[design/flow/run.sh]
#!/bin/bash
# the make line also repeats each setting of config.mk as NAME=value (left out here)
make -C /OpenROAD-flow-scripts/flow DESIGN_CONFIG=/design/flow/config.mk WORK_HOME=/design/flow/orfs CLKGATE_MAP_FILE= finish
[design/flow/config.mk]
export PLATFORM = sky130hd
export DESIGN_NAME = udp_ipv4_tx
export DESIGN_NICKNAME = udp_ipv4_tx
export VERILOG_FILES = /design/flow/design.v
export SDC_FILE = /design/flow/constraint.sdc
export NUM_CORES = 4
export LEC_CHECK = 0
export ABC_AREA = 1
export CAP_MARGIN = 40
export CELL_PAD_IN_SITES_DETAIL_PLACEMENT = 0
export CELL_PAD_IN_SITES_GLOBAL_PLACEMENT = 0
export CORE_ASPECT_RATIO = 0.94
export CORE_MARGIN = 2
export CORE_UTILIZATION = 72
export CTS_CLUSTER_DIAMETER = 292
export CTS_CLUSTER_SIZE = 19
export MAX_ROUTING_LAYER = met5
export MIN_ROUTING_LAYER = met1
export SETUP_SLACK_MARGIN = -0.19
export SLEW_MARGIN = 20
[design/flow/constraint.sdc]
create_clock -name core_clock -period 2.44 [get_ports {ap_clk}]
set_input_delay 0.4880 -clock core_clock [delete_from_list [all_inputs] [get_ports {ap_clk}]]
set_output_delay 0.4880 -clock core_clock [all_outputs]
set_load 0.01 [all_outputs]
[design/flow/design.v]
`default_nettype none
`timescale 1 ns / 1 ps
module ll_udp_skidbuffer #(
    parameter   REG_OUTPUT = 1,
    parameter   DATA_WIDTH = 64
)(
    input   wire                       i_clk,
    input   wire                       i_reset,
    input   wire                       i_valid,
    output  reg                        o_ready,    
    input   wire      [DATA_WIDTH-1:0] i_data,
	input   wire  [(DATA_WIDTH/8)-1:0] i_keep,
	input   wire                       i_last,
	input   wire                       i_user,
    output  reg                        o_valid,
	input   wire                       i_ready,
    output  reg       [DATA_WIDTH-1:0] o_data,
	output  reg   [(DATA_WIDTH/8)-1:0] o_keep,
	output  reg                        o_last,
	output  reg                        o_user
);
logic                      r_valid;
logic     [DATA_WIDTH-1:0] r_data;
logic [(DATA_WIDTH/8)-1:0] r_keep;
logic                      r_last;
logic                      r_user;
always_ff @(posedge i_clk) begin
    if (i_reset) begin
        r_valid <= 0;
    end
    else if ((i_valid && o_ready) && (o_valid && !i_ready)) begin
        r_valid <= 1;
    end
    else if (i_ready) begin
        r_valid <= 0;
    end
end
always_ff @(posedge i_clk) begin
    if (i_reset) begin
        r_data <= '0;
		r_keep <= '0;
		r_last <= 1'b0;
		r_user <= 1'b0;
	end
    else if((!REG_OUTPUT || i_valid) && o_ready) begin
        r_data <= i_data;
		r_keep <= i_keep;
		r_last <= i_last;
		r_user <= i_user;
    end
end
always_comb begin
    o_ready = !r_valid;
end
if (!REG_OUTPUT) begin : NET_OUTPUT
    always_comb begin
        o_valid = !i_reset && (i_valid || r_valid);
    end
    always_comb begin
        if (r_valid) begin
            o_data = r_data;
			o_keep = r_keep;
			o_last = r_last;
			o_user = r_user;
        end
        else if (i_valid) begin
            o_data = i_data;
			o_keep = i_keep;
			o_last = i_last;
			o_user = i_user;
        end
        else begin
            o_data = '0;
			o_keep = '0;
			o_last = 1'b0;
			o_user = 1'b0;
        end
    end
end
else begin : REG_OUT
    always @(posedge i_clk) begin
        if (i_reset) begin
            o_valid <= 0;
        end
        else if (!o_valid || i_ready) begin
            o_valid <= (i_valid || r_valid);
        end
    end
    always @(posedge i_clk) begin
        if (i_reset) begin
            o_data <= '0;
			o_keep <= '0;
			o_last <= 1'b0;
			o_user <= 1'b0;
        end
        else if (!o_valid || i_ready) begin
            if (r_valid) begin
                o_data <= r_data;
				o_keep <= r_keep;
				o_last <= r_last;
				o_user <= r_user;
            end
            else if (i_valid) begin
                o_data <= i_data;
				o_keep <= i_keep;
				o_last <= i_last;
				o_user <= i_user;
            end
            else begin
                o_data <= '0;
				o_keep <= '0;
				o_last <= 1'b0;
				o_user <= 1'b0;
            end
        end
    end
end
endmodule
`timescale 1 ns / 1 ps
module udp_ll_axis_reg_slice_64 (
  input  wire          aclk,
  input  wire          aresetn,
  input  wire          s_axis_tvalid,
  output wire          s_axis_tready,
  input  wire  [63:0]  s_axis_tdata,
  input  wire   [7:0]  s_axis_tkeep,
  input  wire          s_axis_tlast,
  input  wire          s_axis_tuser,
  output wire          m_axis_tvalid,
  input  wire          m_axis_tready,
  output wire  [63:0]  m_axis_tdata,
  output wire   [7:0]  m_axis_tkeep,
  output wire          m_axis_tlast,
  output wire          m_axis_tuser
);
ll_udp_skidbuffer #(
    .REG_OUTPUT (1),
    .DATA_WIDTH (64)
) slice_i (
    .i_clk   (aclk),
    .i_reset (!aresetn),
    .i_valid (s_axis_tvalid),
    .o_ready (s_axis_tready),
    .i_data  (s_axis_tdata),
    .i_keep  (s_axis_tkeep),
    .i_last  (s_axis_tlast),
    .i_user  (s_axis_tuser),
    .o_valid (m_axis_tvalid),
    .i_ready (m_axis_tready),
    .o_data  (m_axis_tdata),
    .o_keep  (m_axis_tkeep),
    .o_last  (m_axis_tlast),
    .o_user  (m_axis_tuser)
);
endmodule
module udp_ll_reg_slice_256 (
  input  wire          aclk,
  input  wire          aresetn,
  input  wire          s_axis_tvalid,
  output wire          s_axis_tready,
  input  wire [255:0]  s_axis_tdata,
  input  wire  [31:0]  s_axis_tkeep,
  input  wire          s_axis_tlast,
  input  wire          s_axis_tuser,
  output wire          m_axis_tvalid,
  input  wire          m_axis_tready,
  output wire [255:0]  m_axis_tdata,
  output wire  [31:0]  m_axis_tkeep,
  output wire          m_axis_tlast,
  output wire          m_axis_tuser
);
wire [79:0] used_q;
wire  [9:0] unused_keep;
wire        unused_last;
wire        unused_user;
ll_udp_skidbuffer #(
    .REG_OUTPUT (1),
    .DATA_WIDTH (80)
) slice_i (
    .i_clk   (aclk),
    .i_reset (!aresetn),
    .i_valid (s_axis_tvalid),
    .o_ready (s_axis_tready),
    .i_data  ({s_axis_tdata[80+:32], s_axis_tdata[0+:48]}),
    .i_keep  (10'd0),
    .i_last  (1'b0),
    .i_user  (1'b0),
    .o_valid (m_axis_tvalid),
    .i_ready (m_axis_tready),
    .o_data  (used_q),
    .o_keep  (unused_keep),
    .o_last  (unused_last),
    .o_user  (unused_user)
);
assign m_axis_tdata = {144'd0, used_q[48+:32], 32'd0, used_q[0+:48]};
assign m_axis_tkeep = 32'd0;
assign m_axis_tlast = 1'b0;
assign m_axis_tuser = 1'b0;
endmodule
`default_nettype none
`timescale 1 ns / 1 ps
module udp_tx (
    input  wire           ap_clk,
    input  wire           ap_rst_n,
    input  wire           s_axis_tx_data_tvalid,
    output logic          s_axis_tx_data_tready,
    input  wire   [63:0]  s_axis_tx_data_tdata,
    input  wire    [7:0]  s_axis_tx_data_tkeep,
    input  wire    [7:0]  s_axis_tx_data_tstrb,
    input  wire           s_axis_tx_data_tlast,
    input  wire           s_axis_tx_meta_tvalid,
    output wire           s_axis_tx_meta_tready,
    input  wire  [255:0]  s_axis_tx_meta_tdata,
    input  wire   [31:0]  s_axis_tx_meta_tkeep,
    input  wire   [31:0]  s_axis_tx_meta_tstrb,
    input  wire           s_axis_tx_meta_tlast,
    output logic          m_axis_iph_data_tvalid,
    input  wire           m_axis_iph_data_tready,
    output logic  [63:0]  m_axis_iph_data_tdata,
    output logic   [7:0]  m_axis_iph_data_tkeep,
    output logic          m_axis_iph_data_tlast,
    output logic          m_axis_iph_meta_tvalid,
    input  wire           m_axis_iph_meta_tready,
    output logic  [63:0]  m_axis_iph_meta_tdata,  
    output logic  [31:0]  datagrams_transmitted
);
typedef enum logic[1:0] {IDLE           = 2'b00,
                         WAIT_RDY       = 2'b01,
                         PROCESS_DATA   = 2'b10} udp_stateCoding_t;
udp_stateCoding_t state;
udp_stateCoding_t next_state;
logic             eof;
logic  [31:0]     dst_addr;
logic  [15:0]     dst_port;
logic  [31:0]     src_addr;
logic  [15:0]     src_port;
logic  [15:0]     length;
logic  [63:0]     store_header;
logic             axis_data_tvalid;
logic             axis_data_tready;
logic  [63:0]     axis_data_tdata;
logic   [7:0]     axis_data_tkeep;
logic             axis_data_tlast;
logic             axis_tx_meta_tready;
logic             axis_tx_meta_tvalid;
logic [255:0]     axis_tx_meta_tdata;
udp_ll_axis_reg_slice_64 tx_data_reg_slice (
  .aclk          (ap_clk),                  
  .aresetn       (ap_rst_n),             
  .s_axis_tvalid (s_axis_tx_data_tvalid), 
  .s_axis_tready (s_axis_tx_data_tready),
  .s_axis_tdata  (s_axis_tx_data_tdata),
  .s_axis_tkeep  (s_axis_tx_data_tkeep),
  .s_axis_tlast  (s_axis_tx_data_tlast),
  .s_axis_tuser  (1'b0),
  .m_axis_tvalid (axis_data_tvalid),
  .m_axis_tready (axis_data_tready),
  .m_axis_tdata  (axis_data_tdata),
  .m_axis_tkeep  (axis_data_tkeep),
  .m_axis_tlast  (axis_data_tlast),
  .m_axis_tuser  ()
);
udp_ll_reg_slice_256 tx_meta_reg_slice (
  .aclk          (ap_clk),                  
  .aresetn       (ap_rst_n),             
  .s_axis_tvalid (s_axis_tx_meta_tvalid), 
  .s_axis_tready (s_axis_tx_meta_tready),
  .s_axis_tdata  (s_axis_tx_meta_tdata),
  .s_axis_tkeep  (s_axis_tx_meta_tkeep),
  .s_axis_tlast  (s_axis_tx_meta_tlast),
  .s_axis_tuser  (1'b0),
  .m_axis_tvalid (axis_tx_meta_tvalid),
  .m_axis_tready (axis_tx_meta_tready),
  .m_axis_tdata  (axis_tx_meta_tdata),
  .m_axis_tkeep  (),
  .m_axis_tlast  (),
  .m_axis_tuser  ()
);
assign eof = axis_data_tlast && axis_data_tvalid && m_axis_iph_data_tready;
assign axis_tx_meta_tready = (state == IDLE) && m_axis_iph_meta_tready;
always_comb begin
    if (state == PROCESS_DATA) begin
        axis_data_tready = m_axis_iph_data_tready;
    end    
    else begin
        axis_data_tready = 1'b0;
    end
end
always_comb
begin
    next_state = state;
    case(state)
        IDLE: begin
            if (axis_tx_meta_tvalid && m_axis_iph_meta_tready) begin
                if (m_axis_iph_data_tready) begin
                    next_state = PROCESS_DATA;
                end
                else begin
                    next_state = WAIT_RDY;
                end
            end
        end
        WAIT_RDY: begin
            if ((store_header[32+:16] == 16'h0800) && m_axis_iph_data_tready) begin
                next_state = IDLE;
            end            
            else if (m_axis_iph_data_tready) begin
                next_state = PROCESS_DATA;
            end
        end
        PROCESS_DATA: begin
            if (eof) begin
                next_state = IDLE;
            end
        end        
        default : next_state  = IDLE;
    endcase
end
always_ff @(posedge ap_clk) begin
    if(!ap_rst_n) begin
        state <= IDLE;
    end
    else begin
        state <= next_state;
    end
end
assign dst_addr = axis_tx_meta_tdata[0+:32];
assign dst_port = {axis_tx_meta_tdata[32+:8], axis_tx_meta_tdata[40+:8]};
assign src_addr = axis_tx_meta_tdata[48+:32];
assign src_port = {axis_tx_meta_tdata[80+:8], axis_tx_meta_tdata[88+:8]};
assign length   = axis_tx_meta_tdata[96+:16] + 8;
assign m_axis_iph_meta_tdata  = {length, dst_addr};
assign m_axis_iph_meta_tvalid = axis_tx_meta_tvalid;
always_ff @(posedge ap_clk) begin
    if (axis_tx_meta_tvalid && (state == IDLE)) begin
        store_header <= {16'h0000, length[0+:8], length[8+:8], dst_port, src_port};
    end
end
always_comb
begin
    m_axis_iph_data_tdata = 32'd0;
    case (state)
        IDLE: begin
            m_axis_iph_data_tdata = {16'h0000, length[0+:8], length[8+:8], dst_port, src_port};            
        end
        WAIT_RDY: begin
            m_axis_iph_data_tdata = store_header;        
        end
        PROCESS_DATA: begin
            m_axis_iph_data_tdata = axis_data_tdata;
        end
        default: m_axis_iph_data_tdata = 32'd0;
    endcase
end
always_comb begin
    if (state == IDLE && next_state == IDLE) begin
        m_axis_iph_data_tvalid = 1'b0;
        m_axis_iph_data_tkeep  = '0;        
    end
    else if (state == IDLE && (next_state == WAIT_RDY || next_state == PROCESS_DATA)) begin
        m_axis_iph_data_tvalid = 1'b1;
        m_axis_iph_data_tkeep  = '1;
    end
    else if (state == WAIT_RDY) begin
        m_axis_iph_data_tvalid = 1'b1;
        m_axis_iph_data_tkeep  = '1;
    end   
    else begin
        m_axis_iph_data_tvalid = axis_data_tvalid;
        m_axis_iph_data_tkeep  = axis_data_tkeep;
    end
end
always_comb begin
    if (state != IDLE && next_state == IDLE) begin
        m_axis_iph_data_tlast = 1'b1;
    end
    else begin
        m_axis_iph_data_tlast = 1'b0;
    end
end
always_ff @(posedge ap_clk) begin
    if(!ap_rst_n) begin
        datagrams_transmitted <= 32'd0;
    end
    else if (state != IDLE && next_state == IDLE) begin
        datagrams_transmitted <= datagrams_transmitted + 1;
    end
end
endmodule
`default_nettype none
`timescale 1 ns / 1 ps
module tx_ipv4 (
    input  wire             ap_clk,
    input  wire             ap_rst_n,
    input  wire  [31:0]     local_ipv4_addr,
    input  wire   [7:0]     protocol,
    input  wire             s_axis_udp_tvalid,
    output logic            s_axis_udp_tready,
    input  wire  [63:0]     s_axis_udp_tdata,
    input  wire   [7:0]     s_axis_udp_tkeep,
    input  wire             s_axis_udp_tlast,
    input wire              udp_meta_valid,
    output logic            udp_meta_ready,
    input wire   [47:0]     udp_meta_data,
    output logic            m_axis_ip_data_tvalid,
    input  wire             m_axis_ip_data_tready,
    output logic [63:0]     m_axis_ip_data_tdata,
    output logic  [7:0]     m_axis_ip_data_tkeep,
    output logic            m_axis_ip_data_tuser,
    output logic            m_axis_ip_data_tlast
);
localparam VERSION = 4'h4;
localparam IHL = 4'h5;  
localparam TTL = 8'h40;
localparam HEADER_W0 = 0;
localparam HEADER_W1 = 1;
localparam HEADER_W2 = 2;
typedef enum logic[2:0] {IDLE            = 3'b000,
                         WAIT_RDY        = 3'b001,
                         IP_HEADER       = 3'b010,
                         PAYLOAD         = 3'b011,
                         LOAD_LAST       = 3'b100} ip_stateCoding_t;
ip_stateCoding_t state;
ip_stateCoding_t next_state;
logic            axis_data_tvalid;
logic            axis_data_tready;
logic   [63:0]   axis_data_tdata;
logic    [7:0]   axis_data_tkeep;
logic            axis_data_tlast;
logic            udp_tvalid_r;
logic    [1:0]   hdr_cnt;
logic    [1:0]   hdr_cnt_next;
logic   [15:0]   ip_length;
logic   [15:0]   ip_length_r;
logic   [31:0]   dst_ip_addr_mangled;
logic   [95:0]   shift_ip_payload;
logic   [11:0]   shift_ip_keep;
logic   [95:0]   next_shift_ip_payload;
logic   [11:0]   next_shift_ip_keep;  
logic            eof;
logic            sop;
udp_ll_axis_reg_slice_64 tx_ipv4_reg_slice (
  .aclk          (ap_clk),                  
  .aresetn       (ap_rst_n),             
  .s_axis_tvalid (axis_data_tvalid), 
  .s_axis_tready (axis_data_tready),
  .s_axis_tdata  (axis_data_tdata),
  .s_axis_tkeep  (axis_data_tkeep),
  .s_axis_tlast  (axis_data_tlast),
  .s_axis_tuser  (1'b0),
  .m_axis_tvalid (m_axis_ip_data_tvalid),
  .m_axis_tready (m_axis_ip_data_tready),
  .m_axis_tdata  (m_axis_ip_data_tdata),
  .m_axis_tkeep  (m_axis_ip_data_tkeep),
  .m_axis_tlast  (m_axis_ip_data_tlast),
  .m_axis_tuser  (m_axis_ip_data_tuser)
);
always_ff @(posedge ap_clk) begin
    if ((state == IDLE) || (next_state == IDLE)) begin
        udp_meta_ready <= 1'b1;
    end
    else begin
        udp_meta_ready <= 1'b0;
    end
end
assign eof = s_axis_udp_tlast && s_axis_udp_tvalid && axis_data_tready;
assign ip_length = udp_meta_data[32+:16] + 20;
always_ff @(posedge ap_clk) begin
    if (udp_meta_valid && (state == IDLE)) begin
        ip_length_r <= ip_length;
        dst_ip_addr_mangled <= {udp_meta_data[0+:8], udp_meta_data[8+:8], udp_meta_data[16+:8], udp_meta_data[24+:8]};
    end
end
assign sop = (hdr_cnt == HEADER_W2) && (hdr_cnt_next == 2'h3);
always_comb
begin
    next_state = state;
    case(state)
        IDLE: begin
            if (udp_meta_valid) begin
                if (axis_data_tready) begin
                    next_state = IP_HEADER;
                end
                else begin
                    next_state = WAIT_RDY;
                end
            end
        end
        WAIT_RDY: begin
            if (axis_data_tready) begin
                next_state = IP_HEADER;
            end      
        end
        IP_HEADER: begin
            if (hdr_cnt_next == 2'h3 && s_axis_udp_tvalid && axis_data_tready) begin
                if (s_axis_udp_tlast) begin
                    next_state = LOAD_LAST;
                end
                else begin
                    next_state = PAYLOAD;
                end
            end
        end
        PAYLOAD: begin
            if (eof) begin
                if (s_axis_udp_tkeep[4] == 0) begin
                    next_state = IDLE;
                end
                else begin
                    next_state = LOAD_LAST;
                end
            end
        end
        LOAD_LAST: begin
            if (axis_data_tready) begin
                next_state = IDLE;
            end                   
        end
    default : next_state  = IDLE;
  endcase         
end
always_ff @(posedge ap_clk) begin
    if(!ap_rst_n) begin
        state <= IDLE;
    end
    else begin
        state <= next_state;
    end
end
always_ff @(posedge ap_clk) begin
    case (next_state)
        IDLE: begin
            hdr_cnt <= 2'b00;
        end    
        IP_HEADER: begin
            if (axis_data_tvalid && axis_data_tready) begin
                hdr_cnt <= hdr_cnt_next;
            end
        end
        PAYLOAD: begin
            hdr_cnt <= 2'b11;
        end
        LOAD_LAST: begin
            hdr_cnt <= 2'b11;
        end        
        default: hdr_cnt <= 2'b00;
    endcase    
end
assign hdr_cnt_next = hdr_cnt + 'd1;
always_ff @(posedge ap_clk) begin
    if (sop) begin
        shift_ip_payload[64+:32] <= s_axis_udp_tdata[32+:32];
        shift_ip_keep[8+:4]      <= s_axis_udp_tkeep[4+:4];
        udp_tvalid_r     <= s_axis_udp_tvalid;
    end
    else if (s_axis_udp_tvalid && axis_data_tready) begin
        shift_ip_payload[64+:32] <= next_shift_ip_payload[64+:32];
        shift_ip_keep[8+:4]      <= next_shift_ip_keep[8+:4];
        udp_tvalid_r     <= 1'b1;
    end
end
assign next_shift_ip_payload = {s_axis_udp_tdata, shift_ip_payload[64+:32]};
assign next_shift_ip_keep    = {s_axis_udp_tkeep, shift_ip_keep[8+:4]};
always_comb begin
    axis_data_tdata   = 32'd0;
    axis_data_tkeep   = 4'h0;
    s_axis_udp_tready = 1'b0;
    axis_data_tvalid  = 1'b0;       
    case (state)
        IDLE: begin
            axis_data_tdata   = {32'h00000000, ip_length[0+:8], ip_length[8+:8], 8'h00, VERSION, IHL};
            axis_data_tkeep   = 8'hFF;
            s_axis_udp_tready = 1'b0;
            axis_data_tvalid  =  udp_meta_valid;           
        end
        WAIT_RDY: begin
            axis_data_tdata   = {32'h00000000, ip_length_r[0+:8], ip_length_r[8+:8], 8'h00, VERSION, IHL};
            axis_data_tkeep   = 8'hFF;
            s_axis_udp_tready = 1'b0;
            axis_data_tvalid  =  1'b1;              
        end
        IP_HEADER: begin
            case (hdr_cnt)
                HEADER_W1: begin
                    axis_data_tdata   = {local_ipv4_addr, 16'h0000, protocol, TTL};
                    axis_data_tkeep   = 8'hFF;
                    s_axis_udp_tready = 1'b0;
                    axis_data_tvalid  =  1'b1;
                end
                HEADER_W2: begin
                    axis_data_tdata = {s_axis_udp_tdata[0+:32], dst_ip_addr_mangled};
                    axis_data_tkeep[0+:4] = 4'hF;
                    axis_data_tkeep[4+:4] = s_axis_udp_tkeep[0+:4];
                    s_axis_udp_tready     = axis_data_tready; 
                    axis_data_tvalid      = s_axis_udp_tvalid;
                end
            endcase
        end
        PAYLOAD: begin
            axis_data_tdata   = next_shift_ip_payload[0+:64];
            axis_data_tkeep   = next_shift_ip_keep[0+:8];
            s_axis_udp_tready = axis_data_tready;
            axis_data_tvalid  = udp_tvalid_r && s_axis_udp_tvalid;  
        end
        LOAD_LAST: begin
            axis_data_tdata[0+:32]  = shift_ip_payload[64+:32];
            axis_data_tdata[32+:32] = 32'h00000000;
            axis_data_tkeep[0+:4]   = shift_ip_keep[8+:4];
            axis_data_tkeep[4+:4]   = 4'h0;
            s_axis_udp_tready       = 1'b0;  
            axis_data_tvalid        = udp_tvalid_r;  
        end        
        default: begin
            axis_data_tdata   = 32'd0;
            axis_data_tkeep   = 4'h0;
            s_axis_udp_tready = 1'b0;
            axis_data_tvalid  = 1'b0;          
        end
    endcase
end
assign axis_data_tlast = (state != IDLE) && (next_state == IDLE);
endmodule
`default_nettype none
`timescale 1 ns / 1 ps
module udp_ipv4_tx (
    input  wire             ap_clk,
    input  wire             ap_rst_n,
    input  wire  [31:0]     my_ip_addr,
    input  wire   [7:0]     ip_protocol,
    input  wire             s_axis_tx_meta_tvalid,
    output wire             s_axis_tx_meta_tready,
    input  wire [255:0]     s_axis_tx_meta_tdata,
    input  wire             s_axis_tx_data_tvalid,
    output wire             s_axis_tx_data_tready,
    input  wire  [63:0]     s_axis_tx_data_tdata,
    input  wire   [7:0]     s_axis_tx_data_tkeep,
    input  wire             s_axis_tx_data_tlast,
    output wire             m_axis_tx_data_tvalid,
    input  wire             m_axis_tx_data_tready,
    output wire   [63:0]    m_axis_tx_data_tdata,
    output wire    [7:0]    m_axis_tx_data_tkeep,
    output wire             m_axis_tx_data_tlast,
    output wire   [31:0]    datagrams_transmitted
);
wire            tx_udp2ip_data_tvalid;
wire            tx_udp2ip_data_tready;
wire [63:0]     tx_udp2ip_data_tdata;
wire  [7:0]     tx_udp2ip_data_tkeep;
wire            tx_udp2ip_data_tlast;
wire            tx_udp2ip_meta_tvalid;
wire [63:0]     tx_udp2ip_meta_tdata;
wire            tx_udp2ip_meta_tready;
udp_tx udp_tx_i (
    .ap_clk                       (ap_clk),
    .ap_rst_n                     (ap_rst_n),
    .s_axis_tx_data_tvalid        (s_axis_tx_data_tvalid),
    .s_axis_tx_data_tready        (s_axis_tx_data_tready),
    .s_axis_tx_data_tdata         (s_axis_tx_data_tdata),
    .s_axis_tx_data_tkeep         (s_axis_tx_data_tkeep),
    .s_axis_tx_data_tstrb         (8'h00),
    .s_axis_tx_data_tlast         (s_axis_tx_data_tlast),
    .s_axis_tx_meta_tvalid        (s_axis_tx_meta_tvalid),
    .s_axis_tx_meta_tready        (s_axis_tx_meta_tready),
    .s_axis_tx_meta_tdata         (s_axis_tx_meta_tdata),
    .s_axis_tx_meta_tkeep         (32'h00000000),
    .s_axis_tx_meta_tstrb         (32'h00000000),
    .s_axis_tx_meta_tlast         (1'b0),
    .m_axis_iph_data_tvalid       (tx_udp2ip_data_tvalid),
    .m_axis_iph_data_tready       (tx_udp2ip_data_tready),
    .m_axis_iph_data_tdata        (tx_udp2ip_data_tdata),
    .m_axis_iph_data_tkeep        (tx_udp2ip_data_tkeep),
    .m_axis_iph_data_tlast        (tx_udp2ip_data_tlast),
    .m_axis_iph_meta_tvalid       (tx_udp2ip_meta_tvalid),
    .m_axis_iph_meta_tready       (tx_udp2ip_meta_tready),
    .m_axis_iph_meta_tdata        (tx_udp2ip_meta_tdata),
    .datagrams_transmitted        (datagrams_transmitted)
);
tx_ipv4 tx_ipv4_i (
    .ap_clk                  (ap_clk),
    .ap_rst_n                (ap_rst_n),
    .local_ipv4_addr         (my_ip_addr),
    .protocol                (ip_protocol),
    .s_axis_udp_tvalid       (tx_udp2ip_data_tvalid),
    .s_axis_udp_tready       (tx_udp2ip_data_tready),
    .s_axis_udp_tdata        (tx_udp2ip_data_tdata),
    .s_axis_udp_tkeep        (tx_udp2ip_data_tkeep),
    .s_axis_udp_tlast        (tx_udp2ip_data_tlast),
    .udp_meta_valid          (tx_udp2ip_meta_tvalid),
    .udp_meta_ready          (tx_udp2ip_meta_tready),
    .udp_meta_data           (tx_udp2ip_meta_tdata[47:0]),
    .m_axis_ip_data_tvalid   (m_axis_tx_data_tvalid),
    .m_axis_ip_data_tready   (m_axis_tx_data_tready),
    .m_axis_ip_data_tdata    (m_axis_tx_data_tdata),
    .m_axis_ip_data_tkeep    (m_axis_tx_data_tkeep),
    .m_axis_ip_data_tuser    (),
    .m_axis_ip_data_tlast    (m_axis_tx_data_tlast)
);
endmodule
==> qor.csv, run 1 <==
metric,value,unit
outcome,"complete, but fails checks",
failing layout criteria,negative setup slack,
yosys aoi share,20.4,%
CTS tree,built,
ys cells,3058,
Simple-Gate Area Share,18.0,%
total overflow reported by the global router,0,
Power Dens Cells,817,nW/µm²
reg-to-reg endpoint,tx_ipv4_i.tx_ipv4_reg_slice.slice_i.o_data[23]$_SDFFE_PN0P_,
Combinational Power Share,24.6,%
Reg power frac,49.3,%
Clock Latency Late Sink,0.57,ns
cell taking the most area after synthesis,dfxtp_1,
Reg-to-Reg Start,tx_ipv4_i.hdr_cnt[0]$_DFFE_PP_,
Die X-Extent,198,µm
Pint,17400,µW
Synthesis Warnings,4,
Clk power,6720,µW
input/output buffers,305,
family with the most delay on the worst path,AND-OR/OR-AND gates,
Crit path buffers/inverters,4,
Mapped Cells,3058,
YS chip area,25400,µm²
die y size,186,µm
die area,36800,µm²
Hold EP,udp_tx_i.tx_meta_reg_slice.slice_i.o_data[60]$_SDFFE_PN0P_,
post-route cell area,31500,µm²
P_seq,12700,µW
switching part of the total,32.2,%
Rows,66,
Worst VDD drop,637,µV
Max stage delay on crit path,0.59,ns
max_cap viols,0,
clk slew on worst S/H paths,0.09,ns
Core ar.,34700,µm²
Via density,6.99,
Final Hold Fails,0,
Worst Max-Slew Pin Slew,0.961,ns
RSZ-0062 raised after global routing,true,
largest net degree at the start of global routing,174,
Psw,8300,µW
Leakage,0.0115,µW
xor/xnor share,0.518,%
Yosys cell types,47,
Final setup viols,226,
Setup TNS,-87.85,ns
Routability Congestion,0.952,
Post-synth EDFFs,135,
fmax,289,MHz
FP Util,73.1,%
Synth Cell Area,25400,µm²
worst setup path end,tx_ipv4_i.tx_ipv4_reg_slice.slice_i.o_data[23]$_SDFFE_PN0P_,
combinational gate power,6320,µW
fraction of the yosys area taken by sequential cells,55.1,%
fillers,1362,
Hold Path Depth,3,
I/O pins,482,
Log Warnings,212,
Clock H-tree levels,2,
critical path's most frequent cell,nand2_2,
first-pass GRT wire length,130,mm
clk sinks,631,
min-delay worst type,primary input to register,
"Adder Share, Synth",0.395,%
crit share post-route,142,%
Clk pwr share,26.1,%
fin nets,3724,
TritonCTS buffer count,39,
placed cell area,29300,µm²
GRT Total Usage,45.2,%
WP depth,18,
final non-filler cell total,3814,
clock period minus worst slack,3.45,ns
HPWL Detailed,53.6,mm
Worst Path Arrival,3.85,ns
Post-synth regs,631,
R2R depth,18,
Top pwr grp,registers,
crit path max fanout,11,
Synth-to-Final Area Change,24.2,%
dominant kind of combinational cell,AND-OR/OR-AND gates,
CTS root buffer,clkbuf_16,
mux share,0,%
vias in the first global route,23700,
initial antenna violation count,4,
max-slew violations,0,
DP Worst Slack,-0.667,ns
routed vias,26700,
synth cell count leaders,"nand2_1, dfxtp_1, a21oi_1, o21ai_0, clkbuf_1",
top post-synthesis cells by area,"dfxtp_1, edfxtp_1, nand2_1, a21oi_1, o21ai_0",
final worst setup slack,-1.01,ns
"Async S/R FF share, synth",0,%
most common cell in the netlist,nand2_1,
wire per inst,25.0,µm
Pre-antenna DRT Iters,13,
Max-slew headroom,35.9,%
Max clock buf depth,3,
syn_area_per_cell,8.30,µm²
Crit. Startpoint,tx_ipv4_i.hdr_cnt[0]$_DFFE_PP_,
Iter 0 DRT Violations,5782,
min-delay src,ap_rst_n,
"Top FF cell, synth",dfxtp_1,
Worst setup SP type,register,
final WL,95.2,mm
Critical Path Slowest Stage Cell,a21oi_1,
crit path DRT,2.83,ns
clock skew,0.0239,ns
critical path cell sequence,inv_1 -> ha_1 -> nand3_1 -> o21ai_2 -> a31oi_1 -> a21oi_2 -> ha_2 -> nand2_2 -> nand3_4 -> nand2_4 -> a21oi_1 -> inv_1 -> nand2_2 -> nand2_8 -> inv_16 -> buf_16 -> nand2_2 -> a21oi_1,
Finished Core Util,90.9,%
Area leader share,39.1,%
critical path capture point type,register,
Hold Buf Count CTS,0,
WS Path Type,register to register,
internal reg-to-reg setup slack,-1.01,ns
antenna-violating nets left,0,
syn nets,3440,
Remaining DRCs,0,
placed cell count,3709,
cell type report:
| class | instances | area [µm²] | share of cell area, % |
|---|---|---|---|
| Inverter | 131 | 524 | 1.66 |
| Tap cell | 442 | 553 | 1.76 |
| Sequential cell | 631 | 14000 | 44.4 |
| Antenna cell | 4 | 10.0 | 0.0318 |
| Clock inverter | 3 | 41.3 | 0.131 |
| Clock buffer | 64 | 1090 | 3.46 |
| Timing Repair Buffer | 457 | 4740 | 15.0 |
| Multi-Input combinational cell | 2082 | 10600 | 33.5 |
repair_timing:
action | in CTS | in global routing
setup buffers | 24 | 5
setup endpoints to repair | 212 | 225
pin swaps | 26 | 32
resized | 61 | 134
gates cloned | 1 | 12
per-stage QoR:
stage	power (µW)	hold slack (ns)
2_1_floorplan	15500	0.403
3_3_place_gp	17500	0.409
3_5_place_dp	17800	0.414
4_1_cts	24400	0.374
5_1_grt	26300	0.395
6_report	25700	0.378
per-layer routing:
metal	GRT usage, %	part of all wire (%)	wire length (µm)	vias to the layer above
met5	1.23	0.15	143	-
met4	17.0	6.6	6270	6
met3	11.3	16	15500	670
met2	70.3	44	41400	2850
met1	61.4	33	31800	12100
li1	-	-	-	11000
==> inputs of run 2 (changes only) <==
Settings changed: ABC_AREA 1 to not set, CAP_MARGIN 40 to 20, CELL_PAD_IN_SITES_DETAIL_PLACEMENT 0 to not set, CELL_PAD_IN_SITES_GLOBAL_PLACEMENT 0 to not set, CORE_ASPECT_RATIO 0.94 to not set, CORE_UTILIZATION 72 to 68, CTS_CLUSTER_DIAMETER 292 to not set, CTS_CLUSTER_SIZE 19 to 17, MAX_ROUTING_LAYER met5 to not set, MIN_ROUTING_LAYER met1 to not set, SETUP_SLACK_MARGIN -0.19 to not set.
Clock period 2.44 ns to 3.53 ns, I/O delays scaled along.
==> run 2 against run 1 <==
Net effect: the layout still fails its checks (negative setup slack); clock-buffer cell count increased by 26; non-clock buffer count decreased by 76; via count is 12% lower; first-iteration DRC count down 42%; sequential share of layout area grew 0.28 points; critical endpoint is now tx_ipv4_i.tx_ipv4_reg_slice.slice_i.r_data[11]$_SDFFE_PN0P_; largest cell class unchanged; largest power group unchanged; highest routed layer is now met4.
==> qor.csv, run 2 <==
metric,value,unit
outcome,"complete, but fails checks",
failing layout criteria,negative setup slack,
Crit path buffers/inverters,3,
Post-synth EDFFs,135,
Mapped Cells,2842,
HPWL Detailed,49.5,mm
routed vias,23400,
die area,39100,µm²
synth cell count leaders,"nand2_1, dfxtp_1, a21oi_1, nor2_1, clkbuf_1",
syn_area_per_cell,8.98,µm²
GRT Total Usage,38.5,%
Iter 0 DRT Violations,3345,
WS Path Type,register to register,
Reg-to-Reg Start,udp_tx_i.store_header[42]$_DFFE_PP_,
critical path's most frequent cell,buf_4,
crit share post-route,104,%
Hold Path Depth,0,
Clock Latency Late Sink,0.64,ns
RSZ-0062 raised after global routing,true,
Crit. Startpoint,udp_tx_i.store_header[42]$_DFFE_PP_,
clock period minus worst slack,3.66,ns
fillers,2002,
Reg power frac,47.8,%
CTS tree,built,
Via density,6.54,
Remaining DRCs,0,
YS chip area,25500,µm²
Pint,13000,µW
Hold Buf Count CTS,0,
antenna-violating nets left,0,
Worst Max-Slew Pin Slew,1.02,ns
Yosys cell types,78,
Synth-to-Final Area Change,22.8,%
"Adder Share, Synth",0.392,%
internal reg-to-reg setup slack,-0.13,ns
syn nets,3224,
Psw,4960,µW
critical path cell sequence,nor4b_1 -> nand2_1 -> nor4_2 -> nand4b_1 -> a32oi_2 -> ha_4 -> or3b_4 -> o21ai_2 -> o32a_4 -> buf_4 -> a21oi_4 -> buf_4 -> clkbuf_16 -> a311oi_1,
Worst VDD drop,439,µV
Clk power,6420,µW
Final setup viols,24,
Top pwr grp,registers,
min-delay src,udp_tx_i.tx_meta_reg_slice.slice_i.o_data[15]$_SDFFE_PN0P_,
clk sinks,631,
input/output buffers,305,
Max-slew headroom,32.3,%
Simple-Gate Area Share,16.8,%
max_cap viols,0,
Setup TNS,-0.753,ns
I/O pins,482,
yosys aoi share,20.5,%
fraction of the yosys area taken by sequential cells,54.8,%
fmax,273,MHz
Synthesis Warnings,4,
R2R depth,14,
"Async S/R FF share, synth",0,%
final worst setup slack,-0.127,ns
final WL,79.2,mm
reg-to-reg endpoint,tx_ipv4_i.tx_ipv4_reg_slice.slice_i.r_data[11]$_SDFFE_PN0P_,
crit path DRT,4.05,ns
Core ar.,36800,µm²
top post-synthesis cells by area,"dfxtp_1, edfxtp_1, nand2_1, a21oi_1, a311oi_1",
Max stage delay on crit path,0.45,ns
Critical Path Slowest Stage Cell,a32oi_2,
Power Dens Cells,573,nW/µm²
Clk pwr share,35.8,%
Die X-Extent,198,µm
max-slew violations,0,
Rows,70,
Worst Path Arrival,4.18,ns
clock skew,0.0400,ns
fin nets,3435,
total overflow reported by the global router,0,
min-delay worst type,register to register,
Leakage,0.0111,µW
Hold EP,tx_ipv4_i.dst_ip_addr_mangled[23]$_DFFE_PP_,
Log Warnings,215,
WP depth,14,
switching part of the total,27.6,%
FP Util,69.4,%
Max clock buf depth,3,
TritonCTS buffer count,59,
ys cells,2842,
crit path max fanout,20,
mux share,1.93,%
dominant kind of combinational cell,AND-OR/OR-AND gates,
"Top FF cell, synth",dfxtp_1,
die y size,198,µm
Synth Cell Area,25500,µm²
DP Worst Slack,-0.164,ns
initial antenna violation count,4,
Routability Congestion,0.910,
Pre-antenna DRT Iters,9,
P_seq,8580,µW
Clock H-tree levels,2,
CTS root buffer,clkbuf_16,
xor/xnor share,1.54,%
worst setup path end,tx_ipv4_i.tx_ipv4_reg_slice.slice_i.r_data[11]$_SDFFE_PN0P_,
Area leader share,38.9,%
Final Hold Fails,0,
Post-synth regs,631,
Combinational Power Share,16.5,%
vias in the first global route,21600,
largest net degree at the start of global routing,138,
critical path capture point type,register,
combinational gate power,2960,µW
wire per inst,22.1,µm
Worst setup SP type,register,
clk slew on worst S/H paths,0.06,ns
most common cell in the netlist,nand2_1,
family with the most delay on the worst path,simple AND/OR/NAND/NOR gates,
cell taking the most area after synthesis,dfxtp_1,
first-pass GRT wire length,118,mm
==> run 2: metal layers <==
| layer | GRT usage (%) | share of wire [%] | vias to the layer above |
|---|---|---|---|
| met5 | 0 | 0 | - |
| met4 | 14.3 | 3.7 | 0 |
| met3 | 6.40 | 11 | 225 |
| met2 | 62.0 | 47 | 1573 |
| met1 | 52.7 | 38 | 11100 |
| li1 | - | - | 10500 |
==> run 2: area by class of cell <==
class	instances	area, µm²	share of cell area, %
clock inverter	19	156	0.499
tap	468	586	1.87
multi-input combinational	1956	10800	34.4
inverter	24	97.6	0.312
sequential	631	14000	44.7
timing repair buffer	381	3900	12.4
clock buffer	90	1820	5.80
antenna	5	12.5	0.0399
==> run 2: metrics by stage <==
stage | power (µW) | utilization, % | hold WS (ns) | instances | instance area [µm²]
after CTS | 17700 | 84.4 | 0.418 | 3560 | 31000
after detailed placement | 11300 | 78.6 | 0.419 | 3446 | 28900
final | 18000 | 85.1 | 0.403 | 3574 | 31300
after floorplan | 10100 | - | 0.409 | 2842 | 25500
after global placement | 11200 | 78.6 | 0.414 | 3446 | 28900
after global routing | 18400 | 85.1 | 0.440 | 3573 | 31300
==> run 2: timing repair <==
| item | in CTS | in global routing |
|---|---|---|
| gates resized | 13 | 40 |
| cloned | 2 | 2 |
| setup buffers | 3 | 7 |
| pin swaps | 4 | 14 |
| endpoints found under the setup margin | 128 | 124 |
==> inputs of run 3 (changes only) <==
Settings changed: ABC_AREA set to 1, CORE_UTILIZATION 68 to 72, CTS_CLUSTER_SIZE 17 to 96, PLACE_DENSITY set to 0.38.
Clock period 3.53 ns to 4.09 ns, I/O delays scaled along.
==> run 3 against run 2 <==
Net effect: synthesized cell count grew 7.6%; non-clock buffer count fell by 41; clock power decreased by 11%; the run now finishes clean; sequential cell count stayed put; critical path depth increased by 1; global-route usage up 9.2 points; combinational power down 2%; register-to-register slack gained 0.43 ns; sequential share of layout area is 1.2 points higher.
==> qor.csv, run 3 <==
metric,value,unit
outcome,no timing/DRC/antenna violations,
internal reg-to-reg setup slack,0.31,ns
placed cell area,28500,µm²
clock skew,0.0224,ns
Final setup viols,0,
top post-synthesis cells by area,"dfxtp_1, edfxtp_1, nand2_1, a21oi_1, o21ai_0",
Iter 0 DRT Violations,5222,
Die X-Extent,192,µm
RSZ-0062 raised after global routing,false,
first-pass GRT wire length,135,mm
"Top FF cell, synth",dfxtp_1,
Crit. Startpoint,udp_tx_i.store_header[47]$_DFFE_PP_,
Post-synth regs,631,
critical path cell sequence,nor4_1 -> nand2_1 -> nor3_1 -> o22ai_1 -> a21oi_1 -> ha_1 -> inv_1 -> nor2_2 -> nand3_1 -> nor3_1 -> nand3_1 -> inv_1 -> nand2_1 -> nor2_1 -> nor3_1,
Worst setup SP type,register,
Worst Max-Slew Pin Slew,1.02,ns
Post-CTS Setup Repair Bufs,0,
crit path DRT,4.59,ns
Power Dens Cells,531,nW/µm²
worst setup path end,udp_tx_i.datagrams_transmitted[27]$_SDFFE_PN0P_,
syn nets,3440,
Reg power frac,46.9,%
"Adder Share, Synth",0.395,%
post-route cell area,30500,µm²
combinational gate power,2900,µW
GRT Total Usage,47.7,%
clock period minus worst slack,3.78,ns
Via density,6.99,
ys cells,3058,
Simple-Gate Area Share,18.0,%
Max stage delay on crit path,0.54,ns
WP depth,15,
post-cts resize count,0,
Core ar.,34600,µm²
Clock H-tree levels,2,
Psw,4880,µW
cell taking the most area after synthesis,dfxtp_1,
wire per inst,24.0,µm
max_cap viols,0,
Pint,11300,µW
largest net degree at the start of global routing,177,
total overflow reported by the global router,0,
Worst VDD drop,526,µV
initial antenna violation count,9,
mux share,0,%
clk slew on worst S/H paths,0.07,ns
Critical Path Slowest Stage Cell,nor4_1,
R2R depth,15,
final hold slack,0.433,ns
Leakage,0.0109,µW
Max-slew headroom,31.8,%
Clk pwr share,35.2,%
min-delay worst type,register to register,
clk sinks,631,
critical path capture point type,register,
Hold EP,tx_ipv4_i.dst_ip_addr_mangled[28]$_DFFE_PP_,
xor/xnor share,0.518,%
CTS tree,built,
Synth-to-Final Area Change,20.1,%
Post-synth EDFFs,135,
Crit path buffers/inverters,2,
antenna-violating nets left,0,
Finished Core Util,88.0,%
WS Path Type,register to register,
Routability Congestion,0.993,
Synth Cell Area,25400,µm²
Clk power,5700,µW
Clock Latency Late Sink,0.63,ns
CTS root buffer,clkbuf_16,
Yosys cell types,47,
die area,36800,µm²
Worst Path Arrival,4.28,ns
synth cell count leaders,"nand2_1, dfxtp_1, a21oi_1, o21ai_0, clkbuf_1",
Area leader share,39.1,%
Synthesis Warnings,4,
yosys aoi share,20.4,%
most common cell in the netlist,nand2_1,
Rows,68,
fmax,264,MHz
dominant kind of combinational cell,AND-OR/OR-AND gates,
final WL,90.2,mm
Combinational Power Share,17.9,%
crit path max fanout,6,
Hold Path Depth,0,
reg-to-reg endpoint,udp_tx_i.datagrams_transmitted[27]$_SDFFE_PN0P_,
Reg-to-Reg Start,udp_tx_i.store_header[47]$_DFFE_PP_,
critical path's most frequent cell,nor3_1,
fillers,1479,
Mapped Cells,3058,
syn_area_per_cell,8.30,µm²
Remaining DRCs,0,
fin nets,3625,
max-slew violations,0,
vias in the first global route,24300,
Top pwr grp,registers,
Setup TNS,0,ns
switching part of the total,30.2,%
FP Util,73.3,%
I/O pins,482,
Final Hold Fails,0,
P_seq,7580,µW
family with the most delay on the worst path,simple AND/OR/NAND/NOR gates,
crit share post-route,92.5,%
input/output buffers,305,
Log Warnings,210,
die y size,192,µm
Max clock buf depth,3,
routed vias,26200,
fraction of the yosys area taken by sequential cells,55.1,%
Pre-antenna DRT Iters,12,
"Async S/R FF share, synth",0,%
Hold Buf Count CTS,0,
TritonCTS buffer count,57,
YS chip area,25400,µm²
HPWL Detailed,51.1,mm
min-delay src,udp_tx_i.tx_meta_reg_slice.slice_i.o_data[4]$_SDFFE_PN0P_,
run 3: stage by stage:
| stage | total power [µW] | std cells | worst slack (ns) |
|---|---|---|---|
| after floorplan | 9220 | 3058 | 0.235 |
| after global placement | 10200 | 3639 | 0.674 |
| after detailed placement | 10300 | 3639 | 0.628 |
| after CTS | 15900 | 3745 | 0.574 |
| after global routing | 16500 | 3749 | 0.127 |
| final | 16200 | 3751 | 0.306 |
run 3: final cells by class:
cell class	instances	area (µm²)	share of cell area, %
Antenna cell	6	15.0	0.0493
Tap cell	455	569	1.87
Clock buffer	80	1670	5.47
Sequential cell	631	14000	45.9
Inverter	131	508	1.67
Multi-Input combinational cell	2082	10000	32.8
Timing Repair Buffer	340	3400	11.2
Clock inverter	26	315	1.03
run 3: per-layer routing:
layer / up-vias / GRT usage, % / wire [µm]
li1: 10900 / - / -
met1: 11900 / 60.6 / 30700
met2: 2788 / 74.1 / 39700
met3: 663 / 15.2 / 14100
met4: 6 / 23.0 / 5690
met5: - / 0.275 / 41
==> inputs of run 4 (changes only) <==
Settings changed: ABC_AREA 1 to not set, CAP_MARGIN 20 to 15, CELL_PAD_IN_SITES_DETAIL_PLACEMENT set to 1, CORE_ASPECT_RATIO set to 0.57, CORE_MARGIN 2 to 7, CORE_UTILIZATION 72 to 49, CTS_CLUSTER_DIAMETER set to 350, CTS_CLUSTER_SIZE 96 to not set, GPL_TIMING_DRIVEN set to 1, MAX_ROUTING_LAYER set to met4, PLACE_DENSITY 0.38 to not set, PLACE_DENSITY_LB_ADDON set to 0.25, SETUP_SLACK_MARGIN set to 0.54, TNS_END_PERCENT set to 15.
Clock period 4.09 ns to 6.76 ns, I/O delays scaled along.
==> run 4 against run 3 <==
Net effect: still clean on timing, DRC and antenna; critical path depth shrank 2; area after synthesis rose by 0.56%; final cell count is 0.80% lower; setup slack better by 1.1 ns; global-route usage shrank 16 points; sequential cell count unchanged; non-clock buffer count down 10; die area up 60%; via count down 12%; combinational power fell by 52%; register-to-register slack improved by 1.1 ns; critical endpoint is now tx_ipv4_i.tx_ipv4_reg_slice.slice_i.r_data[46]$_SDFFE_PN0P_; highest routed layer is now met4.
==> qor.csv, run 4 <==
metric,value,unit
outcome,no timing/DRC/antenna violations,
P_seq,4520,µW
post-cts resize count,0,
Synth Cell Area,25500,µm²
Iter 0 DRT Violations,2605,
placed cell area,28700,µm²
top post-synthesis cells by area,"dfxtp_1, edfxtp_1, nand2_1, a21oi_1, a311oi_1",
Crit. Startpoint,tx_ipv4_i.state[1]$_SDFF_PN0_,
vias in the first global route,23400,
Log Warnings,208,
Clock H-tree levels,2,
routed vias,23100,
Hold Buf Count CTS,0,
Die X-Extent,316,µm
internal reg-to-reg setup slack,1.45,ns
final WL,93.9,mm
clock skew,0.0339,ns
Final setup viols,0,
R2R depth,13,
min-delay src,udp_tx_i.tx_meta_reg_slice.slice_i.o_data[31]$_SDFFE_PN0P_,
Worst Path Arrival,5.83,ns
Post-CTS Setup Repair Bufs,0,
WS Path Type,register to register,
wire per inst,25.2,µm
Routability Congestion,0.934,
Leakage,0.0107,µW
Rows,62,
Clk pwr share,36.4,%
Combinational Power Share,15.0,%
YS chip area,25500,µm²
Psw,2670,µW
CTS tree,built,
ys cells,2842,
Combinational Area,10600,µm²
xor/xnor share,1.54,%
Setup TNS,0,ns
Final Hold Fails,0,
Simple-Gate Area Share,16.8,%
most common cell in the netlist,nand2_1,
cell taking the most area after synthesis,dfxtp_1,
Yosys cell types,78,
"Adder Share, Synth",0.392,%
combinational gate power,1390,µW
Crit path buffers/inverters,1,
switching part of the total,28.7,%
Remaining DRCs,0,
reg-to-reg endpoint,tx_ipv4_i.tx_ipv4_reg_slice.slice_i.r_data[46]$_SDFFE_PN0P_,
I/O pins,482,
max-slew violations,0,
Synthesis Warnings,4,
yosys aoi share,20.5,%
HPWL Detailed,63.9,mm
Pwr Total,9300,µW
critical path's most frequent cell,nor2_1,
total overflow reported by the global router,0,
fraction of the yosys area taken by sequential cells,54.8,%
Hold EP,tx_ipv4_i.dst_ip_addr_mangled[7]$_DFFE_PP_,
Mapped Cells,2842,
DP Worst Slack,1.69,ns
largest net degree at the start of global routing,151,
Pint,6630,µW
FP Util,50.1,%
Critical Path Slowest Stage Cell,a21o_2,
max_cap viols,0,
fin nets,3381,
Via density,6.21,
Max clock buf depth,3,
die y size,186,µm
crit path max fanout,46,
Top pwr grp,registers,
clk sinks,631,
first-pass GRT wire length,141,mm
crit share post-route,78.6,%
fillers,5703,
syn_area_per_cell,8.98,µm²
"Top FF cell, synth",dfxtp_1,
post-route cell area,30700,µm²
synth cell count leaders,"nand2_1, dfxtp_1, a21oi_1, nor2_1, clkbuf_1",
die area,58900,µm²
family with the most delay on the worst path,AND-OR/OR-AND gates,
final hold slack,0.439,ns
Worst Max-Slew Pin Slew,1.14,ns
TritonCTS buffer count,56,
clock period minus worst slack,5.31,ns
Hold Path Depth,0,
Post-synth EDFFs,135,
Flop area,14000,µm²
Post-synth regs,631,
dominant kind of combinational cell,AND-OR/OR-AND gates,
GRT Total Usage,31.4,%
initial antenna violation count,6,
Max stage delay on crit path,0.83,ns
fmax,188,MHz
input/output buffers,305,
WP depth,13,
"Async S/R FF share, synth",0,%
Clk power,3390,µW
Reg power frac,48.6,%
worst setup path end,tx_ipv4_i.tx_ipv4_reg_slice.slice_i.r_data[46]$_SDFFE_PN0P_,
Max-slew headroom,23.5,%
min-delay worst type,register to register,
clk slew on worst S/H paths,0.07,ns
Pre-antenna DRT Iters,8,
mux share,1.93,%
critical path cell sequence,nor2b_1 -> o21ai_0 -> nor2_1 -> nand3_1 -> a32oi_1 -> ha_1 -> nor3b_1 -> a211oi_1 -> o21ai_2 -> a21o_2 -> buf_4 -> a21oi_1 -> nor2_1,
Core ar.,50900,µm²
Power Dens Cells,303,nW/µm²
crit path DRT,7.28,ns
antenna-violating nets left,0,
Reg-to-Reg Start,tx_ipv4_i.state[1]$_SDFF_PN0_,
Worst setup SP type,register,
Synth-to-Final Area Change,20.4,%
final worst setup slack,1.45,ns
Worst VDD drop,212,µV
syn nets,3224,
CTS root buffer,clkbuf_16,
Clock Latency Late Sink,0.62,ns
critical path capture point type,register,
Area leader share,38.9,%
RSZ-0062 raised after global routing,false,
## run 4: per-layer routing
layer  wire, µm  GRT usage (%)  vias to the layer above
met5          0              -                        -
met4       1810           6.29                        0
met3       9330           7.13                      156
met2      42000           47.7                     1019
met1      40800           43.5                    11600
li1           -              -                    10400
## run 4: through the flow
| step | cells | utilization (%) |
|---|---|---|
| after floorplan | 2842 | - |
| after global placement | 3612 | 56.4 |
| after detailed placement | 3612 | 56.4 |
| after CTS | 3715 | 60.3 |
| after global routing | 3721 | 60.3 |
| final | 3721 | 60.3 |
## run 4: final cells by class
type / instances / share of cell area [%]
diodes: 5 / 0.0407
repair buffers: 330 / 10.6
flip-flops and latches: 631 / 45.6
clock inverters: 20 / 0.530
multi-input cells: 1956 / 34.4
well taps: 672 / 2.74
clock buffers: 83 / 5.77
inverters: 24 / 0.318
==> inputs of run 5 (changes only) <==
Settings changed: CAP_MARGIN 15 to 20, CELL_PAD_IN_SITES_DETAIL_PLACEMENT 1 to 0, CELL_PAD_IN_SITES_GLOBAL_PLACEMENT set to 0, CORE_ASPECT_RATIO 0.57 to 1.24, CORE_MARGIN 7 to 2, CORE_UTILIZATION 49 to 58, CTS_CLUSTER_DIAMETER 350 to 292, GPL_TIMING_DRIVEN 1 to not set, MAX_ROUTING_LAYER met4 to met5, MIN_ROUTING_LAYER set to met1, PLACE_DENSITY_LB_ADDON 0.25 to 0.26, SETUP_SLACK_MARGIN 0.54 to not set, TNS_END_PERCENT 15 to not set.
Clock period 6.76 ns to 3.08 ns, I/O delays scaled along.
==> run 5 against run 4 <==
Net effect: sequential power rose by 120%; now fails the layout checks on negative setup slack; sequential share of layout area down 2.4 points; core utilization is 14 points higher; area after synthesis unchanged; routed wire length shrank 20%; critical path depth increased by 3; register-to-register slack got worse by 1.7 ns; critical path type unchanged; combinational power increased to 2.5 times the previous value.
==> qor.csv, run 5 <==
metric,value,unit
I/O pins,482,
Final setup viols,164,
die y size,238,µm
fraction of the yosys area taken by sequential cells,54.8,%
Routability Congestion,0.940,
Crit. Startpoint,udp_tx_i.store_header[39]$_DFFE_PP_,
Hold EP,tx_ipv4_i.dst_ip_addr_mangled[5]$_DFFE_PP_,
P_seq,9840,µW
Die X-Extent,192,µm
Log Warnings,209,
Worst setup SP type,register,
critical path cell sequence,nor4_2 -> nand2_1 -> nor4_2 -> nand4b_1 -> a32oi_2 -> ha_4 -> or3b_4 -> o21ai_4 -> o32a_4 -> buf_6 -> a21oi_4 -> buf_12 -> buf_12 -> clkbuf_16 -> nand2_1 -> a21oi_1,
Max-slew headroom,36.5,%
input/output buffers,305,
Hold Buf Count CTS,0,
max_cap viols,0,
final worst setup slack,-0.258,ns
Worst Max-Slew Pin Slew,0.952,ns
"Top FF cell, synth",dfxtp_1,
min-delay src,udp_tx_i.tx_meta_reg_slice.slice_i.o_data[29]$_SDFFE_PN0P_,
crit path DRT,3.56,ns
wire per inst,20.2,µm
clock skew,0.0258,ns
Simple-Gate Area Share,16.8,%
HPWL Detailed,50.2,mm
failing layout criteria,negative setup slack,
clk sinks,631,
GRT Total Usage,31.6,%
total overflow reported by the global router,0,
Power Dens Cells,643,nW/µm²
final WL,75.2,mm
ys cells,2842,
DP Worst Slack,-0.652,ns
max-slew violations,0,
clock period minus worst slack,3.34,ns
Pint,15200,µW
RSZ-0062 raised after global routing,true,
CTS tree,built,
"Adder Share, Synth",0.392,%
crit path max fanout,6,
critical path capture point type,register,
Rows,85,
Worst Path Arrival,3.82,ns
top post-synthesis cells by area,"dfxtp_1, edfxtp_1, nand2_1, a21oi_1, a311oi_1",
Hold Path Depth,0,
first-pass GRT wire length,114,mm
Core ar.,43400,µm²
crit share post-route,108,%
synth cell count leaders,"nand2_1, dfxtp_1, a21oi_1, nor2_1, clkbuf_1",
R2R depth,16,
Remaining DRCs,0,
Crit path buffers/inverters,4,
initial antenna violation count,5,
Iter 0 DRT Violations,2364,
Leakage,0.0115,µW
internal reg-to-reg setup slack,-0.26,ns
"Async S/R FF share, synth",0,%
family with the most delay on the worst path,simple AND/OR/NAND/NOR gates,
mux share,1.93,%
Pre-antenna DRT Iters,6,
vias in the first global route,21100,
Critical Path Slowest Stage Cell,edfxtp_1,
Combinational Power Share,17.0,%
switching part of the total,27.1,%
fin nets,3486,
TritonCTS buffer count,58,
Setup TNS,-23.26,ns
Final Hold Fails,0,
yosys aoi share,20.5,%
clk slew on worst S/H paths,0.07,ns
worst setup path end,tx_ipv4_i.tx_ipv4_reg_slice.slice_i.r_data[1]$_SDFFE_PN0P_,
Via density,6.08,
Reg-to-Reg Start,udp_tx_i.store_header[39]$_DFFE_PP_,
cell taking the most area after synthesis,dfxtp_1,
Mapped Cells,2842,
xor/xnor share,1.54,%
combinational gate power,3540,µW
Reg power frac,47.2,%
Clk power,7460,µW
Area leader share,38.9,%
reg-to-reg endpoint,tx_ipv4_i.tx_ipv4_reg_slice.slice_i.r_data[1]$_SDFFE_PN0P_,
Top pwr grp,registers,
Clock H-tree levels,2,
syn_area_per_cell,8.98,µm²
FP Util,58.8,%
Clk pwr share,35.8,%
syn nets,3224,
Max clock buf depth,3,
min-delay worst type,register to register,
fillers,3062,
most common cell in the netlist,nand2_1,
Yosys cell types,78,
WP depth,16,
YS chip area,25500,µm²
die area,45700,µm²
Synth-to-Final Area Change,27.2,%
dominant kind of combinational cell,AND-OR/OR-AND gates,
Flop area,14000,µm²
Worst VDD drop,500,µV
Clock Latency Late Sink,0.60,ns
CTS root buffer,clkbuf_16,
routed vias,22600,
WS Path Type,register to register,
largest net degree at the start of global routing,103,
outcome,"complete, but fails checks",
fmax,300,MHz
Max stage delay on crit path,0.41,ns
Combinational Area,11200,µm²
Post-synth regs,631,
Synth Cell Area,25500,µm²
antenna-violating nets left,0,
Finished Core Util,74.8,%
Psw,5650,µW
Post-synth EDFFs,135,
Synthesis Warnings,4,
[run 5: repair_timing]
action | CTS | global route
resized | 92 | 69
setup buffers | 13 | 5
pin swaps | 23 | 31
setup endpoints to repair | 214 | 217
cloned | 4 | 1
endpoints found under the hold margin | 0 | 0
[run 5: through the flow]
step	hold WS [ns]	power (µW)	cells	area, µm²
3_3_place_gp	0.415	13000	3591	29500
4_1_cts	0.429	20700	3712	32100
2_1_floorplan	0.409	11600	2842	25500
5_1_grt	0.443	21500	3721	32400
6_report	0.428	20800	3721	32400
3_5_place_dp	0.415	13100	3591	29500
[run 5: final cells by class]
type	count	share of cell area [%]
inverter	24	0.301
timing repair buffer	433	13.6
clock buffer	88	5.54
sequential	631	43.1
antenna	5	0.0386
multi-input combinational	1956	34.5
clock inverter	19	0.644
tap	565	2.18
[run 5: per-layer routing]
| layer | vias to the layer above | wire length [µm] | global-route usage (%) | part of all wire, % |
|---|---|---|---|---|
| met5 | - | 0 | 0 | 0 |
| li1 | 10600 | - | - | - |
| met3 | 177 | 6180 | 4.22 | 8.2 |
| met4 | 0 | 3020 | 12.2 | 4.0 |
| met1 | 10700 | 30700 | 43.8 | 41 |
| met2 | 1083 | 35300 | 50.4 | 47 |
==> inputs of run 6 (changes only) <==
Settings changed: ABC_AREA set to 0, CELL_PAD_IN_SITES_DETAIL_PLACEMENT 0 to not set, CELL_PAD_IN_SITES_GLOBAL_PLACEMENT 0 to not set, CORE_ASPECT_RATIO 1.24 to not set, CORE_UTILIZATION 58 to 40, CTS_CLUSTER_DIAMETER 292 to not set, CTS_CLUSTER_SIZE set to 41, GPL_ROUTABILITY_DRIVEN set to 1, GPL_TIMING_DRIVEN set to 0, MAX_ROUTING_LAYER met5 to met4, MIN_ROUTING_LAYER met1 to not set, PLACE_DENSITY_LB_ADDON 0.26 to not set, SETUP_SLACK_MARGIN set to -0.27, SLEW_MARGIN 20 to 35, TNS_END_PERCENT set to 90.
Clock period 3.08 ns to 5.82 ns, I/O delays scaled along.
==> run 6 against run 5 <==
Net effect: the run now finishes clean; via count grew 1.2%; worst hold slack improved by 0.00056 ns; sequential power down 47%; global-route usage down 4.1 points; critical endpoint is now tx_ipv4_i.tx_ipv4_reg_slice.slice_i.o_data[46]$_SDFFE_PN0P_; final area decreased by 1.8%; combinational power decreased by 52%; sequential cell count stayed put; largest cell class unchanged; area after synthesis unchanged; synthesized cell count unchanged.
==> qor.csv, run 6 <==
metric,value,unit
total overflow reported by the global router,0,
DP Worst Slack,1.60,ns
HPWL Detailed,69.6,mm
Yosys cell types,78,
Synth Cell Area,25500,µm²
Post-synth EDFFs,135,
combinational gate power,1700,µW
TritonCTS buffer count,69,
Combinational Area,10500,µm²
Setup TNS,0,ns
I/O pins,482,
CTS root buffer,clkbuf_16,
Area leader share,38.9,%
Post-CTS Setup Repair Bufs,0,
Clk power,4220,µW
initial antenna violation count,4,
Pre-antenna DRT Iters,8,
R2R depth,14,
dominant kind of combinational cell,AND-OR/OR-AND gates,
post-cts resize count,0,
Hold Path Depth,0,
WP depth,14,
Flop area,14000,µm²
Simple-Gate Area Share,16.8,%
YS chip area,25500,µm²
die y size,257,µm
switching part of the total,28.2,%
cell taking the most area after synthesis,dfxtp_1,
Crit path buffers/inverters,4,
Combinational Power Share,15.3,%
M3 GR Usage,3.64,%
GRT met1 Usage,36.8,%
Max stage delay on crit path,0.66,ns
Iter 0 DRT Violations,2158,
crit share post-route,74.1,%
Rows,92,
Synthesis Warnings,4,
Log Warnings,205,
Reg-to-Reg Start,udp_tx_i.state[1]$_SDFF_PN0_,
crit path DRT,6.34,ns
syn nets,3224,
critical path cell sequence,buf_2 -> nor2b_1 -> clkbuf_1 -> a32oi_1 -> ha_1 -> o21ba_1 -> buf_4 -> o21ai_1 -> o32a_4 -> nand2_2 -> clkbuf_1 -> nor3b_1 -> a21oi_1 -> a21oi_1,
P_seq,5200,µW
xor/xnor share,1.54,%
"Adder Share, Synth",0.392,%
Die X-Extent,257,µm
final non-filler cell total,4123,
worst setup path end,tx_ipv4_i.tx_ipv4_reg_slice.slice_i.o_data[46]$_SDFFE_PN0P_,
max-slew violations,0,
vias in the first global route,21600,
crit path max fanout,10,
outcome,no timing/DRC/antenna violations,
Synth-to-Final Area Change,24.9,%
Pint,7980,µW
mux share,1.93,%
family with the most delay on the worst path,buffers and inverters,
internal reg-to-reg setup slack,1.51,ns
critical path capture point type,register,
fmax,232,MHz
die area,65800,µm²
fraction of the yosys area taken by sequential cells,54.8,%
Top pwr grp,registers,
RSZ-0062 raised after global routing,false,
GRT Max-Usage Layer,met2,
min-delay worst type,register to register,
Max-slew headroom,30.3,%
clock skew,0.0304,ns
fillers,5934,
Mapped Cells,2842,
final WL,90.8,mm
WS Path Type,register to register,
clk slew on worst S/H paths,0.06,ns
GRT Total Usage,27.5,%
clk sinks,631,
top post-synthesis cells by area,"dfxtp_1, edfxtp_1, nand2_1, a21oi_1, a311oi_1",
Reg power frac,46.8,%
FP Util,40.4,%
max_cap viols,0,
largest net degree at the start of global routing,40,
Critical Path Slowest Stage Cell,clkbuf_1,
"Async S/R FF share, synth",0,%
Routability Congestion,0.933,
input/output buffers,305,
Final setup viols,0,
most common cell in the netlist,nand2_1,
clock period minus worst slack,4.31,ns
Hold Buf Count CTS,0,
Leakage,0.0111,µW
Power Dens Cells,349,nW/µm²
Clock H-tree levels,3,
Crit. Startpoint,udp_tx_i.state[1]$_SDFF_PN0_,
synth cell count leaders,"nand2_1, dfxtp_1, a21oi_1, nor2_1, clkbuf_1",
Clock Latency Late Sink,0.62,ns
min-delay src,udp_tx_i.tx_meta_reg_slice.slice_i.o_data[9]$_SDFFE_PN0P_,
Core ar.,63100,µm²
routed vias,22900,
first-pass GRT wire length,134,mm
CTS tree,built,
Hold EP,tx_ipv4_i.dst_ip_addr_mangled[17]$_DFFE_PP_,
wire per inst,22.0,µm
placed cell count,3995,
yosys aoi share,20.5,%
"Top FF cell, synth",dfxtp_1,
Final Hold Fails,0,
reg-to-reg endpoint,tx_ipv4_i.tx_ipv4_reg_slice.slice_i.o_data[46]$_SDFFE_PN0P_,
Clk pwr share,37.9,%
ys cells,2842,
fin nets,3602,
Worst Path Arrival,4.84,ns
Max clock buf depth,3,
antenna-violating nets left,0,
Remaining DRCs,0,
Psw,3140,µW
final worst setup slack,1.51,ns
Via density,5.55,
Post-synth regs,631,
Worst setup SP type,register,
Worst VDD drop,196,µV
M2 GR Usage,42.9,%
final hold slack,0.428,ns
Worst Max-Slew Pin Slew,1.03,ns
syn_area_per_cell,8.98,µm²
==> run 6: per-stage QoR <==
step | instance area, µm² | utilization, % | power, µW
6_report | 31900 | 50.5 | 11100
4_1_cts | 31800 | 50.5 | 11100
3_5_place_dp | 29700 | 47.0 | 6970
2_1_floorplan | 25500 | - | 6130
3_3_place_gp | 29600 | 47.0 | 6920
5_1_grt | 31900 | 50.5 | 11500
==> run 6: per-layer routing <==
layer | up-vias | part of all wire, %
li1 | 10800 | -
met1 | 11000 | 44
met2 | 921 | 46
met3 | 137 | 6.5
met4 | 0 | 3.1
met5 | - | 0
==> run 6: final cells by class <==
class	instances	area share (%)
Multi-Input combinational cell	1956	33.0
Tap cell	846	3.32
Antenna cell	3	0.0236
Buffer	231	2.98
Timing Repair Buffer	307	9.71
Sequential cell	631	43.9
Inverter	24	0.283
Clock inverter	22	0.412
Clock buffer	103	6.40
No activity file was given, so power comes from the tool's default toggle rates.
